## sort_top
module sort_top (
  input             clk,
  input      [31:0] a, b, c, d, e, f,
  output reg [31:0] m, n, o, p, q, r
);
  reg  [31:0] a_q, b_q, c_q, d_q, e_q, f_q;
  wire [31:0] m_w, n_w, o_w, p_w, q_w, r_w;
  always @(posedge clk) begin
    a_q <= a; b_q <= b; c_q <= c; d_q <= d; e_q <= e; f_q <= f;
    m <= m_w; n <= n_w; o <= o_w; p <= p_w; q <= q_w; r <= r_w;
  end
  sort u_sort (
    .a(a_q), .b(b_q), .c(c_q), .d(d_q), .e(e_q), .f(f_q),
    .m(m_w), .n(n_w), .o(o_w), .p(p_w), .q(q_w), .r(r_w)
  );
endmodule
export LEC_CHECK = 0
export CAP_MARGIN = 20
export CORE_MARGIN = 2
export CORE_UTILIZATION = 64
export SETUP_SLACK_MARGIN = 3.56
export SLEW_MARGIN = 20
export TNS_END_PERCENT = 5
create_clock -name core_clock -period 18.7 [get_ports {clk}]
run.sh (not shown) runs the stock make flow with config.mk's settings and CLKGATE_MAP_FILE=.
The starting point stopped in 3_5_place_dp.
Then changed:
Settings changed: CORE_UTILIZATION 64 to 17, SETUP_SLACK_MARGIN 3.56 to not set, TNS_END_PERCENT 5 to not set.
Clock period 18.7 ns to 54.2 ns, I/O delays scaled along.
Effect: The new run produced a clean layout. Synthesized cell count does not change. Die size rises to 3.7 times its value. Synthesized area is unchanged.
Then changed:
Settings changed: CORE_UTILIZATION 17 to 40.
Clock period 54.2 ns to 42.8 ns, I/O delays scaled along.
Non-clock buffer count climbs by 1860.
Worst setup slack got worse by 1900 ps.
Clock skew drops by 12 ps.
First-iteration DRC count drops by 13%.
Synthesized area does not change.
Utilization climbs by 38 points.
Routed wire length climbs by 17%.


The RTL this note starts from:
==> flow/design.v <==
module sort_top (
  input             clk,
  input      [31:0] a, b, c, d, e, f,
  output reg [31:0] m, n, o, p, q, r
);
  reg  [31:0] a_q, b_q, c_q, d_q, e_q, f_q;
  wire [31:0] m_w, n_w, o_w, p_w, q_w, r_w;
  always @(posedge clk) begin
    a_q <= a; b_q <= b; c_q <= c; d_q <= d; e_q <= e; f_q <= f;
    m <= m_w; n <= n_w; o <= o_w; p <= p_w; q <= q_w; r <= r_w;
  end
  sort u_sort (
    .a(a_q), .b(b_q), .c(c_q), .d(d_q), .e(e_q), .f(f_q),
    .m(m_w), .n(n_w), .o(o_w), .p(p_w), .q(q_w), .r(r_w)
  );
endmodule

module sort(
  input [31:0]a,b,c,d,e,f,
  output reg [31:0]m,n,o,p,q,r);
  reg [31:0]mem[5:0];
  reg [31:0]t;
  always@(*)
    begin
      mem[0]=a;
      mem[1]=b;
      mem[2]=c;
      mem[3]=d;
      mem[4]=e;
      mem[5]=f;
      for(int i=0;i<6;i++)
        begin
          for(int j=0;j<5;j++)
            begin
              if(mem[j]<mem[j+1])
                begin
                  t = mem[j];
                  mem[j]=mem[j+1];
                  mem[j+1]=t;
                end
            end
        end
      m=mem[0];
      n=mem[1];
      o=mem[2];
      p=mem[3];
      q=mem[4];
      r=mem[5];
    end
endmodule
Settings: LEC_CHECK=0, ABC_AREA=0, CAP_MARGIN=20, CELL_PAD_IN_SITES_DETAIL_PLACEMENT=0, CORE_ASPECT_RATIO=0.97, CORE_MARGIN=3, CORE_UTILIZATION=42, CTS_CLUSTER_SIZE=46, GPL_ROUTABILITY_DRIVEN=1, GPL_TIMING_DRIVEN=0, MAX_ROUTING_LAYER=met5, PLACE_DENSITY=0.35, SETUP_SLACK_MARGIN=4.43, SLEW_MARGIN=20; clock period 23.8 ns.
The starting point ran to the end with violations: setup timing.
Next try:
==> flow/config.mk (replaced) <==
export PLATFORM = sky130hd
export DESIGN_NAME = sort_top
export DESIGN_NICKNAME = sort_top
export VERILOG_FILES = /design/flow/design.v
export SDC_FILE = /design/flow/constraint.sdc
export NUM_CORES = 4
export LEC_CHECK = 0
export CAP_MARGIN = 20
export CORE_MARGIN = 2
export CORE_UTILIZATION = 58
export SLEW_MARGIN = 20
==> flow/constraint.sdc (replaced) <==
create_clock -name core_clock -period 18.7 [get_ports {clk}]
set_input_delay 3.7400 -clock core_clock [delete_from_list [all_inputs] [get_ports {clk}]]
set_output_delay 3.7400 -clock core_clock [all_outputs]
set_load 0.01 [all_outputs]
=> This time the run failed in clock tree synthesis (DPL-0038); synthesized area is unchanged; die size drops by 28%; synthesized cell count stays the same.
Next try:
--- a/flow/config.mk
+++ b/flow/config.mk
@@ -10 +10,2 @@
-export CORE_UTILIZATION = 58
+export CORE_UTILIZATION = 57
+export SETUP_SLACK_MARGIN = 5.0
==> flow/constraint.sdc (replaced) <==
create_clock -name core_clock -period 38.2 [get_ports {clk}]
set_input_delay 7.6400 -clock core_clock [delete_from_list [all_inputs] [get_ports {clk}]]
set_output_delay 7.6400 -clock core_clock [all_outputs]
set_load 0.01 [all_outputs]
What happened: The changed run stopped in global routing with GRT-0116; synthesized cell count does not change; die size came out higher slightly; synthesized area stays the same.
Next try:
--- a/flow/config.mk
+++ b/flow/config.mk
@@ -10,2 +10,3 @@
-export CORE_UTILIZATION = 57
-export SETUP_SLACK_MARGIN = 5.0
+export CORE_UTILIZATION = 58
+export CTS_CLUSTER_DIAMETER = 39
+export CTS_CLUSTER_SIZE = 100
@@ -12,0 +14 @@
+export TNS_END_PERCENT = 5
==> flow/constraint.sdc (replaced) <==
create_clock -name core_clock -period 44.0 [get_ports {clk}]
set_input_delay 8.8000 -clock core_clock [delete_from_list [all_inputs] [get_ports {clk}]]
set_output_delay 8.8000 -clock core_clock [all_outputs]
set_load 0.01 [all_outputs]
Outcome:
- The new run stopped in global routing (GRT-0232)
- area after synthesis stays the same
- synthesized cell count does not change
- die size goes down by about 1.7%
Next try:
--- a/flow/config.mk
+++ b/flow/config.mk
@@ -7,0 +8 @@
+export ABC_AREA = 0
@@ -9,4 +10,9 @@
-export CORE_MARGIN = 2
-export CORE_UTILIZATION = 58
-export CTS_CLUSTER_DIAMETER = 39
-export CTS_CLUSTER_SIZE = 100
+export CELL_PAD_IN_SITES_DETAIL_PLACEMENT = 2
+export CORE_ASPECT_RATIO = 0.91
+export CORE_MARGIN = 6
+export CORE_UTILIZATION = 70
+export CTS_CLUSTER_DIAMETER = 156
+export GPL_TIMING_DRIVEN = 1
+export MIN_ROUTING_LAYER = met1
+export PLACE_DENSITY_LB_ADDON = 0.03
+export SETUP_SLACK_MARGIN = 5.0
@@ -14 +19,0 @@
-export TNS_END_PERCENT = 5
Outcome: This time the run failed in detailed placement. Die size fell by 12%. Synthesized cell count is unchanged. Synthesized area stays the same.


// sort_top: RTL as listed in full above, without the edits since
Settings: LEC_CHECK=0, CAP_MARGIN=20, CORE_MARGIN=2, CORE_UTILIZATION=57, SETUP_SLACK_MARGIN=-2.0, SLEW_MARGIN=20; clock period 38.2 ns.
The starting point never finished: it broke off in global routing (5_1_grt) (GRT-0116).
Rerun with:
- ABC_AREA: not set -> 1
- CORE_UTILIZATION: 57 -> 69
- CTS_CLUSTER_DIAMETER: not set -> 231
- CTS_CLUSTER_SIZE: not set -> 100
- PLACE_DENSITY: not set -> 0.43
- SETUP_SLACK_MARGIN: -2.0 -> not set
- clock period: 38.2 -> 33.0 ns (I/O delays scaled with it)
The changed run never finished: it broke off in global routing (5_1_grt).
Synthesized area shrinks by a few percent.
Die area shrinks by about a fifth.
Synthesized cell count grows by a little under a tenth.


// sort_top: RTL as listed in full above, without the edits since
make LEC_CHECK=0 ABC_AREA=1 CAP_MARGIN=15 CELL_PAD_IN_SITES_DETAIL_PLACEMENT=2 CORE_ASPECT_RATIO=1.65 CORE_MARGIN=3 CORE_UTILIZATION=25 CTS_CLUSTER_DIAMETER=215 CTS_CLUSTER_SIZE=46 GPL_ROUTABILITY_DRIVEN=0 GPL_TIMING_DRIVEN=0 MAX_ROUTING_LAYER=met5 PLACE_DENSITY_LB_ADDON=0.13 SETUP_SLACK_MARGIN=5.0 SLEW_MARGIN=20 TNS_END_PERCENT=50 finish   # period 29.1 ns
The first run never finished: it broke off in 5_1_grt with GRT-0232.
Rerun with:
- ABC_AREA: 1 -> default
- CAP_MARGIN: 15 -> 20
- CELL_PAD_IN_SITES_DETAIL_PLACEMENT: 2 -> default
- CORE_ASPECT_RATIO: 1.65 -> default
- CORE_MARGIN: 3 -> 2
- CORE_UTILIZATION: 25 -> 57
- CTS_CLUSTER_DIAMETER: 215 -> default
- CTS_CLUSTER_SIZE: 46 -> default
- GPL_ROUTABILITY_DRIVEN: 0 -> default
- GPL_TIMING_DRIVEN: 0 -> default
- MAX_ROUTING_LAYER: met5 -> default
- PLACE_DENSITY_LB_ADDON: 0.13 -> default
- SETUP_SLACK_MARGIN: 5.0 -> -2.0
- TNS_END_PERCENT: 50 -> default
- clock period: 29.1 -> 38.3 ns (I/O delays scaled with it)
- The new run did not get past 5_1_grt on GRT-0116
- die size went down by well over a third
- synthesized area went up by a few percent
- synthesized cell count went down by a few percent
Rerun with:
- CORE_UTILIZATION: 57 -> 40
- SETUP_SLACK_MARGIN: -2.0 -> default
- clock period: 38.3 -> 44.0 ns (I/O delays scaled with it)
After rerunning: This time the run ran to the end with no violations. Die area increases by 42%. Synthesized area is unchanged. Synthesized cell count does not change.
Rerun with:
- CORE_UTILIZATION: 40 -> 66
- clock period: 44.0 -> 14.7 ns (I/O delays scaled with it)
=> The new run failed in 3_5_place_dp, error DPL-0038. Synthesized area stays the same. Die size falls by 39%. Synthesized cell count is unchanged.


job 9242:
Starts from the design.v that is shown in full above.
make LEC_CHECK=0 ABC_AREA=0 CAP_MARGIN=20 CELL_PAD_IN_SITES_DETAIL_PLACEMENT=0 CORE_ASPECT_RATIO=0.59 CORE_MARGIN=3 CORE_UTILIZATION=42 CTS_CLUSTER_SIZE=90 GPL_ROUTABILITY_DRIVEN=1 GPL_TIMING_DRIVEN=1 MAX_ROUTING_LAYER=met5 PLACE_DENSITY=0.35 SLEW_MARGIN=20 finish   # period 23.8 ns
Job 9242: flow complete, layout not clean; failing: setup timing
What job 1487 does differently from job 9242 at the input level:
Settings: swapping 3 for 6 in CORE_MARGIN; swapping 42 for 40 in CORE_UTILIZATION; clearing GPL_TIMING_DRIVEN, which used to be 1; clearing CTS_CLUSTER_SIZE, which used to be 90; swapping 0 for 2 in CELL_PAD_IN_SITES_DETAIL_PLACEMENT; clearing CORE_ASPECT_RATIO, which used to be 0.59; swapping 0 for 1 in ABC_AREA; clearing MAX_ROUTING_LAYER, which used to be met5; clearing GPL_ROUTABILITY_DRIVEN, which used to be 1; clearing PLACE_DENSITY, which used to be 0.35; swapping 23.8 for 44.0 in the clock period (ns, I/O delays scaled along).
### Flow results
Job 1487 and job 9242: no clean run
Taking job 9242 as the reference, in job 1487 chip area saw an increase; adder-cell area share of the yosys netlist saw an increase.
In the reports for job 1487 and job 9242, the larger area of the core region belongs to job 9242.
Largest non-sequential cell family by area: AND-OR/OR-AND gates -> job 9242, simple AND/OR/NAND/NOR gates -> job 1487
Against job 9242 as the reference, job 1487 delivers a higher gate count of the mapped netlist.
Looking at pre-placement core utilization, job 1487 sits below job 9242.
Job 1487 vs. job 9242: cell area after synthesis decreased 5.4%; synthesized chip area reported by yosys decreased 5.4%.
### job 1487 -> job 2055
Settings: CTS_CLUSTER_DIAMETER now 156, previously not set; GPL_TIMING_DRIVEN now 0, previously not set; ABC_AREA now 0, was 1; PLACE_DENSITY_LB_ADDON now 0.03, previously not set; MIN_ROUTING_LAYER now met2, previously not set; CORE_ASPECT_RATIO now 0.91, previously not set.
## What came out
Number of distinct library cell variants in the gate-level netlist after synthesis (job 2055 / job 1487): 2.5. Job 2055 against job 1487: area fraction in compound gates went up by 1.7 points, die area went up by 5.5%. Sequential cell area fraction in the yosys report: job 1487 and job 2055 compared, higher one is job 1487. Status for job 1487 and job 2055: no clean run. Status: job 2055 FAILED at clock tree synthesis (4_1_cts) (tool error). Job 1487 failed in detailed placement (3_5_place_dp) with DPL-0033.
Modified inputs, job 8285 compared to job 2055
Settings: CAP_MARGIN changed from 20 to 0; CORE_UTILIZATION changed from 40 to 70; GPL_TIMING_DRIVEN changed from 0 to 1.
For job 2055, the flow was terminated by a tool error in clock tree synthesis (4_1_cts) and produced no final design. Job 8285 is listed as incomplete: the tool reported an error in detailed placement (3_5_place_dp) and the run ended there. Comparing die span in x for job 8285 and job 2055, the bigger number came from job 2055. Job 8285: die size is about 40% lower than what job 2055 reported. Measured against each other, job 8285 and job 2055 differ in initial standard-cell utilization of the core, the higher figure coming from job 8285.
--- input diff job 8285..job 6989 ---
Settings: TNS_END_PERCENT now 70, previously not set; CTS_CLUSTER_SIZE now 10, previously not set; PLACE_DENSITY_LB_ADDON now 0.18, was 0.03; CORE_UTILIZATION now 40, was 70; CORE_ASPECT_RATIO no longer set, was 0.91; CELL_PAD_IN_SITES_DETAIL_PLACEMENT now 0, was 2; CAP_MARGIN now 20, was 0; CORE_MARGIN now 2, was 6; GPL_TIMING_DRIVEN no longer set, was 1; CTS_CLUSTER_DIAMETER now 300, was 156; CELL_PAD_IN_SITES_GLOBAL_PLACEMENT now 2, previously not set; MAX_ROUTING_LAYER now met5, previously not set.
Of job 8285 and job 6989, not a single run came through the flow clean. What ended job 8285 was a tool error in detailed placement (3_5_place_dp); the run never finished. Job 6989 vs job 8285 — placement row count climbed by more than a quarter. As far as synthesized cell count goes, job 6989 and job 8285 are indistinguishable; the numbers are identical. Job 8285 -> job 6989: netlist area before placement delta 0, exact match. Looking at die size across both flows, job 6989 is the weaker of the two, with job 8285 ahead. Against job 8285 as the reference, job 6989 delivers a higher height of the die. On placeable core region: between job 8285 and job 6989, it ends up lower for job 8285. Number of nets at floorplan came out exactly the same in job 8285 and job 6989. Compared with job 8285, width of the die in job 6989 increased by more than 10%.
Here is what was changed in the inputs of job 7090 compared with job 6989.
Settings: clearing CELL_PAD_IN_SITES_DETAIL_PLACEMENT, which used to be 0; clearing CTS_CLUSTER_DIAMETER, which used to be 300; swapping 0 for 1 in ABC_AREA; swapping met5 for met4 in MAX_ROUTING_LAYER; clearing TNS_END_PERCENT, which used to be 70; clearing CTS_CLUSTER_SIZE, which used to be 10; clearing CELL_PAD_IN_SITES_GLOBAL_PLACEMENT, which used to be 2.
### Flow results
Job 7090 did not make it past global routing (5_1_grt), where a tool error ended it. Job 7090 against job 6989: average footprint of a synthesized cell has decreased, number of cell instances after yosys synthesis has increased, die area has decreased, die width has decreased. Comparing y dimension of the die for job 6989 and job 7090, the bigger number came from job 6989. Higher complex-gate fraction of the synthesized area was reported by job 6989, not job 7090. Looking at net count after synthesis, job 7090 sits 547 higher than job 6989 does. Job 7090 reports a lower cell area after placement than job 6989 does. Relative to job 6989, post-synthesis share of cell area spent on and, or, nand and nor gates has gone up in job 7090. In the reports for job 6989 and job 7090, the larger sequential-to-total area share from yosys stat belongs to job 7090. When the final numbers for job 6989 and job 7090 were put side by side, the tally of unique sky130hd cells used after synthesis turned out to be smaller in job 7090.


Starts from the design.v that is shown in full above.
export LEC_CHECK = 0
export ABC_AREA = 1
export CAP_MARGIN = 20
export CORE_MARGIN = 2
export CORE_UTILIZATION = 72
export CTS_CLUSTER_DIAMETER = 394
export CTS_CLUSTER_SIZE = 98
export PLACE_DENSITY = 0.43
export SETUP_SLACK_MARGIN = 1.14
export SLEW_MARGIN = 20
export TNS_END_PERCENT = 15
create_clock -name core_clock -period 19.7 [get_ports {clk}]
The baseline failed in 3_5_place_dp.
==> next run, changes <==
ABC_AREA = not set   (was 1)
CORE_UTILIZATION = 57   (was 72)
CTS_CLUSTER_DIAMETER = not set   (was 394)
CTS_CLUSTER_SIZE = not set   (was 98)
PLACE_DENSITY = not set   (was 0.43)
SETUP_SLACK_MARGIN = not set   (was 1.14)
TNS_END_PERCENT = not set   (was 15)
clock period = 23.8 ns   (was 19.7 ns; I/O delays follow)
Outcome:
- With this change the flow failed in 4_1_cts (DPL-0033)
- die area came out higher by 33%
- area after synthesis came out higher by 5.7%
- synthesized cell count came out lower by about 7%
==> next run, changes <==
SETUP_SLACK_MARGIN = 5.0   (was not set)
SLEW_MARGIN = 0   (was 20)
TNS_END_PERCENT = 5   (was not set)
clock period = 49.0 ns   (was 23.8 ns; I/O delays follow)
What happened: The changed run failed in 5_1_grt with GRT-0232; die area does not change; synthesized area stays the same; synthesized cell count stays the same.
==> next run, changes <==
ABC_AREA = 1   (was not set)
CORE_UTILIZATION = 58   (was 57)
CTS_CLUSTER_DIAMETER = 381   (was not set)
MAX_ROUTING_LAYER = met4   (was not set)
SETUP_SLACK_MARGIN = -1.91   (was 5.0)
SLEW_MARGIN = 20   (was 0)
clock period = 24.0 ns   (was 49.0 ns; I/O delays follow)
Effect: The changed run ended with an error in 5_1_grt; die size shrinks by a few percent; area after synthesis shrinks by a few percent; synthesized cell count grows by a little under a tenth.
